## mips
module mips(clk, rstb, mem_wr_data, mem_addr, mem_rd_data, mem_wr_ena, PC);
For scale: ~1200 flip-flops, roughly 130 I/O pins, ~98000 um2 of cells after synthesis.
export LEC_CHECK = 0
export CAP_MARGIN = 20
export CORE_MARGIN = 2
export CORE_UTILIZATION = 65
export MAX_ROUTING_LAYER = met4
export SETUP_SLACK_MARGIN = 1.87
export SLEW_MARGIN = 20
export TNS_END_PERCENT = 5
create_clock -name core_clock -period 11.3 [get_ports {clk}]
run.sh (not shown) runs the stock make flow with config.mk's settings and CLKGATE_MAP_FILE=.
The baseline died in global routing.
Next try:
- CORE_UTILIZATION: 65 -> 66
- CTS_CLUSTER_DIAMETER: not set -> 234
- MAX_ROUTING_LAYER: met4 -> not set
- clock period: 11.3 -> 12.3 ns (I/O delays scaled with it)
The changed run stopped in global routing.
Die size came out lower slightly.
Synthesized area does not change.
Synthesized cell count does not change.

* * *

== oak ==
mips again, from the RTL that the note above started with.
clock: 18.2 ns
lec_check: 0
abc_area: 1
cap_margin: 40
cell_pad_in_sites_global_placement: 3
core_margin: 2
core_utilization: 61
cts_cluster_size: 56
gpl_routability_driven: 0
min_routing_layer: met1
place_density_lb_addon: 0.18
slew_margin: 20
tns_end_percent: 5
oak did not finish; the tool stopped in global placement without I/O with error FLW-0024.
Edits applied to the flow inputs when going from oak to pine:
- GPL_ROUTABILITY_DRIVEN removed (was 0)
- CAP_MARGIN changed from 40 to 20
- CORE_UTILIZATION changed from 61 to 72
- CELL_PAD_IN_SITES_GLOBAL_PLACEMENT removed (was 3)
- SLEW_MARGIN changed from 20 to 5
- PLACE_DENSITY newly set to 0.65
- MIN_ROUTING_LAYER removed (was met1)
- PLACE_DENSITY_LB_ADDON removed (was 0.18)
- TNS_END_PERCENT removed (was 5)
- the clock period (ns, I/O delays scaled along) changed from 18.2 to 5.24
Flow for oak halted at global placement without I/O, error code FLW-0024.
pine terminated abnormally: global routing reported GRT-0232.
Area fraction in xor and xnor cells: pine vs oak — no meaningful difference
In the metrics for pine and oak, the one carrying the higher placeable core region is oak.
On area of the chip, pine does better than oak.
Horizontal die size, pine and oak, higher one = oak.
Cmp pine vs oak: height of the chip lower in pine
Input-level comparison between birch and pine:
- SLEW_MARGIN changed from 5 to 20
- PLACE_DENSITY removed (was 0.65)
- CTS_CLUSTER_SIZE removed (was 56)
- ABC_AREA removed (was 1)
- SETUP_SLACK_MARGIN newly set to 1.64
- TNS_END_PERCENT newly set to 5
- CORE_UTILIZATION changed from 72 to 58
- the clock period (ns, I/O delays scaled along) changed from 5.24 to 7.14
- STATUS run=birch STAGES=ALL_DONE FINAL_CHECKS=FAILED CAUSE=setup timing
- Taking pine as the reference, in birch minimum setup slack after placement saw an increase; number of register bits inferred by synthesis has remained practically unchanged; netlist area before placement went up about 2.3%.
Edits applied to the flow inputs when going from birch to maple:
- TNS_END_PERCENT: 5 -> unset
- CORE_UTILIZATION: 58 -> 66
- SETUP_SLACK_MARGIN: 1.64 -> unset
- the clock period (ns, I/O delays scaled along): 7.14 -> 10.4
==> comparison <==
The flow ended early for maple: it failed with a tool error in global routing.
Going from birch to maple, the setup slack at placement was found to have gone up by 3.10 ns.
In maple relative to birch, die width had gone down by a few percent.
maple ended up with a lower total cell area at the placement stage than birch did.
[maple] vertical die size fell 26 um relative to birch
maple against birch: estimated wirelength of the detail-placed design has increased, number of cell rows has decreased.
Compared with birch, maple shows a post-cts repair resize count that is about 15% lower.
| area of the placeable core | maple vs birch | 12% lower |
As of maple, number of buffers inserted during clock tree synthesis had risen by more than 10% compared to birch.
Die outline area, maple vs birch: down by more than 10%

* * *

## lane 1
Starting RTL as in the previous note.
## mips
module mips(clk, rstb, mem_wr_data, mem_addr, mem_rd_data, mem_wr_ena, PC);
Settings: LEC_CHECK=0, CAP_MARGIN=15, CORE_ASPECT_RATIO=1.59, CORE_MARGIN=2, CORE_UTILIZATION=67, CTS_CLUSTER_DIAMETER=74, CTS_CLUSTER_SIZE=79, GPL_TIMING_DRIVEN=1, SETUP_SLACK_MARGIN=1.81, SLEW_MARGIN=20, TNS_END_PERCENT=5; clock period 11.9 ns.
What ended lane 1 was a tool error in global routing (5_1_grt); the run never finished.
Setup changes, lane 1 to lane 2
Settings: TNS_END_PERCENT no longer set, was 5; CORE_ASPECT_RATIO no longer set, was 1.59; CORE_UTILIZATION now 57, was 67; SETUP_SLACK_MARGIN now 1.64, was 1.81; CTS_CLUSTER_DIAMETER no longer set, was 74; CAP_MARGIN now 20, was 15; CTS_CLUSTER_SIZE no longer set, was 79; GPL_TIMING_DRIVEN no longer set, was 1; the clock period (ns, I/O delays scaled along) now 10.4, was 11.9.
==> results <==
Nothing crashed in lane 2 and all stages finished; the problem is that the final layout failed, the offending checks being setup timing.
Compared with lane 1, in lane 2 count of cells resized by post-cts repair grew by 110%, number of H-tree branching levels grew by 2, weighted congestion reported at the end of routability-driven placement fell 11%, number of standard-cell rows in the floorplan dropped about 14%, initial core utilization now smaller.
Standard cell area after detailed placement went up slightly going from lane 1 to lane 2.
Count of placed standard cells including taps was lower in lane 1 than in lane 2.
Lane 2 vs lane 1: area of the die up
Note that the number of buffers created by CTS recorded for lane 2 amounts to 4.9 times the value seen in lane 1.

* * *

build 65:
mips again, from the RTL that the note above started with.
make LEC_CHECK=0 ABC_AREA=1 CAP_MARGIN=15 CORE_ASPECT_RATIO=0.74 CORE_MARGIN=2 CORE_UTILIZATION=72 CTS_CLUSTER_DIAMETER=74 CTS_CLUSTER_SIZE=79 GPL_TIMING_DRIVEN=1 HOLD_SLACK_MARGIN=0.11 SETUP_SLACK_MARGIN=1.04 SLEW_MARGIN=10 TNS_END_PERCENT=85 finish   # period 5.34 ns
Status: build 65 FAILED at 5_1_grt (tool error)
--- input diff build 65..build 25 ---
Settings: SETUP_SLACK_MARGIN now 0.86, was 1.04; TNS_END_PERCENT now 80, was 85; CORE_UTILIZATION now 25, was 72; PLACE_DENSITY_LB_ADDON now 0.08, previously not set; ABC_AREA no longer set, was 1; SLEW_MARGIN now 0, was 10; the clock period (ns, I/O delays scaled along) now 7.24, was 5.34.
Results
- Finished, but not clean: build 25, with setup timing.
- Die area | build 25 > build 65
- Synthesized netlist cell count ends up higher on build 65.
- Build 25 does worse than build 65 on HPWL reported at the end of detailed placement.
- Build 25 vs build 65 on netlist area before placement: build 25 is the higher one.
- Compared with build 65, build 25 shows a higher fraction of synthesized area in multiplexers.
For build 11, these inputs were changed with respect to build 25:
Settings: swapping 15 for 20 in CAP_MARGIN; clearing CTS_CLUSTER_DIAMETER, which used to be 74; clearing HOLD_SLACK_MARGIN, which used to be 0.11; clearing CTS_CLUSTER_SIZE, which used to be 79; clearing CORE_ASPECT_RATIO, which used to be 0.74; clearing TNS_END_PERCENT, which used to be 80; clearing PLACE_DENSITY_LB_ADDON, which used to be 0.08; clearing SETUP_SLACK_MARGIN, which used to be 0.86; swapping 25 for 66 in CORE_UTILIZATION; swapping 0 for 20 in SLEW_MARGIN; clearing GPL_TIMING_DRIVEN, which used to be 1; swapping 7.24 for 10.5 in the clock period (ns, I/O delays scaled along).
==> results <==
Build 25 had finished all stages when the layout checks came back failing, citing setup timing. Build 11 is listed as incomplete: the tool reported an error in 5_1_grt and the run ended there. Higher core utilization at floorplan goes to build 11 over build 25. Per the comparison of build 11 with build 25, number of input and output port buffers inserted saw little to no change, cell resize tally after clock tree synthesis saw a decrease, placeable core region saw a decrease, sequential-to-total area share from yosys stat saw little to no change, routability-driven placement congestion ratio saw an increase. Cell count after placement was lower in the run labelled build 11. Adder and majority gate portion of the synthesized area: build 25 vs build 11 identical. Number of rows created at floorplan, build 11 and build 25: lower on build 11. Per the comparison of build 11 with build 25, synthesized chip area reported by yosys essentially unchanged, die area decreased by 250,000 um2 relative to the old numbers.
Relative to build 11, the following input files were edited for build 87:
Settings: putting CTS_CLUSTER_DIAMETER at 104 where nothing was set; putting MAX_ROUTING_LAYER at met4 where nothing was set; putting SETUP_SLACK_MARGIN at 1.87 where nothing was set.
==> comparison <==
- Build 87 did not finish; a tool error ended it in 5_1_grt.
- Average instance area after synthesis: build 11 vs build 87 identical
- Build 87 vs build 11 — cell total after placement climbed slightly
- Setup slack at placement, build 11 and build 87: smaller value in build 11
- On placed wire-length estimate after detailed placement: build 87 sits above build 11.
- Diff build 11..build 87 | synthesized cell count | unchanged
- Diff build 11 -> build 87: number of sinks on the clock net closely matched the old numbers, area fraction in full adders, half adders and majority gates saw little to no change, number of cells in the yosys synthesis report level.
- Placer's final routability congestion estimate for build 87: about 2.6% up relative to build 11
- From build 11 to build 87 the numbers moved as follows: flip-flop and latch count after synthesis about even; post-CTS setup-driven buffer insertion count rose 12.

* * *

the baseline:
Starting RTL as in the previous note.
Settings: LEC_CHECK=0, CAP_MARGIN=20, CORE_MARGIN=2, CORE_UTILIZATION=60, CTS_CLUSTER_DIAMETER=335, CTS_CLUSTER_SIZE=96, PLACE_DENSITY=0.35, SETUP_SLACK_MARGIN=1.97, SLEW_MARGIN=20; clock period 7.45 ns.
The flow ended early for the baseline: it failed with a tool error in global routing (5_1_grt).
Here is what was changed in the inputs of the candidate compared with the baseline.
- a deleted CTS_CLUSTER_SIZE that had been 96
- a deleted SETUP_SLACK_MARGIN that had been 1.97
- an added TNS_END_PERCENT of 5
- a change of PLACE_DENSITY from 0.35 to 0.6
- a change of CTS_CLUSTER_DIAMETER from 335 to 189
- a change of CORE_UTILIZATION from 60 to 58
- a change of the clock period (ns, I/O delays scaled along) from 7.45 to 7.28
==> results <==
Although it ran to completion, the candidate produced a layout that fails the final checks because of setup timing.
Total number of H-tree levels: the candidate > the baseline
Going from the baseline to the candidate, placed instance area flat, cell row count up 2, final HPWL from detailed placement down 5.8%.
Looking at number of buffers added by the clock tree synthesis step, the candidate sits 87 higher than the baseline does.
Reported for the baseline and the candidate, number of input and output port buffers inserted turned out identical to the last digit.

* * *

north:
mips again, from the RTL that the note above started with.
clock: 8.99 ns
lec_check: 0
cap_margin: 20
core_margin: 2
core_utilization: 66
cts_cluster_diameter: 123
max_routing_layer: met4
place_density: 0.6
slew_margin: 20
What ended north was a tool error in global routing; the run never finished.
## Diff of input files: south against north
--- a/flow/config.mk
+++ b/flow/config.mk
@@ -9,5 +9,3 @@
 export CORE_MARGIN = 2
-export CORE_UTILIZATION = 66
-export CTS_CLUSTER_DIAMETER = 123
-export MAX_ROUTING_LAYER = met4
+export CORE_UTILIZATION = 40
 export PLACE_DENSITY = 0.6
==> flow/constraint.sdc <==
create_clock -name core_clock -period 12.8 [get_ports {clk}]
set_input_delay 2.5600 -clock core_clock [delete_from_list [all_inputs] [get_ports {clk}]]
set_output_delay 2.5600 -clock core_clock [all_outputs]
set_load 0.01 [all_outputs]
--- outcome ---
The pre-CTS setup slack of south is higher than that of north.
Re row count: north and south aren't equal, and the lower value belongs to north.
south: done, clean on timing, DRC and antenna
Compared with north, in south gate count after technology mapping about even, core area now larger, final RePlAce weighted congestion went down, net count of the mapped netlist saw little to no change.
The following lists how east was set up differently from south:
--- a/flow/config.mk
+++ b/flow/config.mk
@@ -9,4 +9,6 @@
 export CORE_MARGIN = 2
-export CORE_UTILIZATION = 40
+export CORE_UTILIZATION = 58
 export PLACE_DENSITY = 0.6
+export SETUP_SLACK_MARGIN = 1.35
 export SLEW_MARGIN = 20
+export TNS_END_PERCENT = 5
==> flow/constraint.sdc <==
create_clock -name core_clock -period 7.25 [get_ports {clk}]
set_input_delay 1.4500 -clock core_clock [delete_from_list [all_inputs] [get_ports {clk}]]
set_output_delay 1.4500 -clock core_clock [all_outputs]
set_load 0.01 [all_outputs]
### Flow results
Ran to the end and failed final checks on negative setup slack: east. east ended with less minimum clock period than south. Min design area across east and south: south. Diff south -> east | power share of the sequential group | decrease of 2.5 points. south has higher number of placed cells counting well taps than east. The higher final critical-path setup slack came out of south. met3 usage in global routing was lower in south than in east. east against south: average via count per standard cell went up; detailed-placement wirelength estimate saw an increase; global-route usage higher. Area of the die: east better than south.
Changes in west relative to east:
--- a/flow/config.mk
+++ b/flow/config.mk
@@ -10,4 +10,3 @@
 export CORE_UTILIZATION = 58
-export PLACE_DENSITY = 0.6
-export SETUP_SLACK_MARGIN = 1.35
+export SETUP_SLACK_MARGIN = 1.87
 export SLEW_MARGIN = 20
==> flow/constraint.sdc <==
create_clock -name core_clock -period 7.19 [get_ports {clk}]
set_input_delay 1.4380 -clock core_clock [delete_from_list [all_inputs] [get_ports {clk}]]
set_output_delay 1.4380 -clock core_clock [all_outputs]
set_load 0.01 [all_outputs]
STATUS run=west STAGES=ALL_DONE FINAL_CHECKS=FAILED CAUSE=negative setup slack
Nothing crashed in east and all stages finished; the problem is that the final layout failed, the offending checks being negative setup slack.
Looking at cell depth of the worst setup path, west sits about 8% lower than east does.
Going from east to west, buffer-and-inverter tally for the worst setup path dropped 3; part of the cycle the worst path needs climbed 3.2 points; worst setup timing slack at the placement stage climbed 0.22 ns; critical path data arrival time climbed 0.14 ns.
The first-pass detailed-route iteration total number comes out lower for east vs west.
west -> east: remaining design rule violation count delta 0, exact match
Sort west and east by mean routed wirelength per cell, descending, and east comes first.

* * *

## build 2
Starting RTL as in the previous note.
Design mips, start of the top module:
module mips(clk, rstb, mem_wr_data, mem_addr, mem_rd_data, mem_wr_ena, PC);
==> flow/config.mk <==
export PLATFORM = sky130hd
export DESIGN_NAME = mips
export DESIGN_NICKNAME = mips
export VERILOG_FILES = /design/flow/design.v
export SDC_FILE = /design/flow/constraint.sdc
export NUM_CORES = 4
export LEC_CHECK = 0
export CAP_MARGIN = 20
export CELL_PAD_IN_SITES_GLOBAL_PLACEMENT = 3
export CORE_ASPECT_RATIO = 0.94
export CORE_MARGIN = 2
export CORE_UTILIZATION = 40
export GPL_TIMING_DRIVEN = 0
export MAX_ROUTING_LAYER = met5
export PLACE_DENSITY_LB_ADDON = 0.3
export SETUP_SLACK_MARGIN = 1.09
export SLEW_MARGIN = 25
export TNS_END_PERCENT = 35
==> flow/constraint.sdc <==
create_clock -name core_clock -period 23.0 [get_ports {clk}]
set_input_delay 4.6000 -clock core_clock [delete_from_list [all_inputs] [get_ports {clk}]]
set_output_delay 4.6000 -clock core_clock [all_outputs]
set_load 0.01 [all_outputs]
Modified inputs, build 31 compared to build 2
Settings: putting PLACE_DENSITY at 0.65 where nothing was set; clearing CORE_ASPECT_RATIO, which used to be 0.94; clearing TNS_END_PERCENT, which used to be 35; putting CTS_CLUSTER_SIZE at 90 where nothing was set; swapping 25 for 40 in SLEW_MARGIN; clearing GPL_TIMING_DRIVEN, which used to be 0; clearing MAX_ROUTING_LAYER, which used to be met5; swapping 40 for 72 in CORE_UTILIZATION; clearing PLACE_DENSITY_LB_ADDON, which used to be 0.3; clearing SETUP_SLACK_MARGIN, which used to be 1.09; clearing CELL_PAD_IN_SITES_GLOBAL_PLACEMENT, which used to be 3; putting ABC_AREA at 1 where nothing was set; swapping 23.0 for 5.23 in the clock period (ns, I/O delays scaled along).
### Flow results
Build 31 did not finish; a tool error ended it in global routing (5_1_grt). Going from build 2 to build 31, worst-case setup slack after placement fell by 14230 ps, last weighted congestion value of the routability-driven placer rose by about 16%, synthesized cell count rose by 33%, die outline width fell by 150 um, number of distinct library cells after synthesis fell by 34%. Cmp build 31 vs build 2: post-cts repair resize count higher in build 31. Build 31 vs. build 2: number of buffers added by the clock tree synthesis step saw a decrease; die area shrank by 45%; pre-placement core utilization shows an increase of 33 points; number of cells in the design after placement grew by 1684. Between build 2 and build 31, the post-cts hold-fix buffer tally figures differ only marginally.
## Diff of input files: build 7 against build 31
Settings: ABC_AREA: 1 -> unset; SLEW_MARGIN: 40 -> 20; CTS_CLUSTER_SIZE: 90 -> unset; the clock period (ns, I/O delays scaled along): 5.23 -> 7.71.
==> comparison <==
- Cmp build 7 vs build 31: core box area higher in build 7
- Going from build 31 to build 7, the die area was enlarged.
- STATUS area after synthesis: build 7 loses against build 31
- The log for build 7 ends in global routing (5_1_grt) with error GRT-0116, so the run never completed.
- Post-synthesis cell count from yosys ends up lower on build 7.
- When build 7 is measured against build 31, its post-CTS resize count turns out 644 higher.
- Chip area estimate from yosys synthesis for build 7: about 2.3% up relative to build 31
### build 7 -> build 62
Settings: changing PLACE_DENSITY from 0.65 to 0.6; changing CORE_UTILIZATION from 72 to 58; changing the clock period (ns, I/O delays scaled along) from 7.71 to 8.99.
Results
[build 62] flow finished | final checks: failed | reasons: setup timing. Relative to build 7, the number of standard-cell rows in the floorplan measured on build 62 has increased by more than 10%. Build 62 reports a lower estimated wirelength of the detail-placed design than build 7 does. Final weighted congestion in routability-driven placement sits lower in build 62 than in build 7. Going from build 7 to build 62, placeable core region grew by 24%; synthesized-area fraction occupied by xor and xnor cells held steady; pre-CTS worst setup slack grew by 1620 ps; die area grew by 24%. Relative to build 7, the width of the die measured on build 62 has increased by more than 10%. Summary of the comparison: number of clock buffers inserted by TritonCTS is lower in build 62, relative to build 7. Build 62 -> build 7: number of sinks handled by clock tree synthesis delta 0, exact match. The die boundary height of build 62 exceeds that of build 7 by about 11%.
Power and IR drop assume default switching activity.
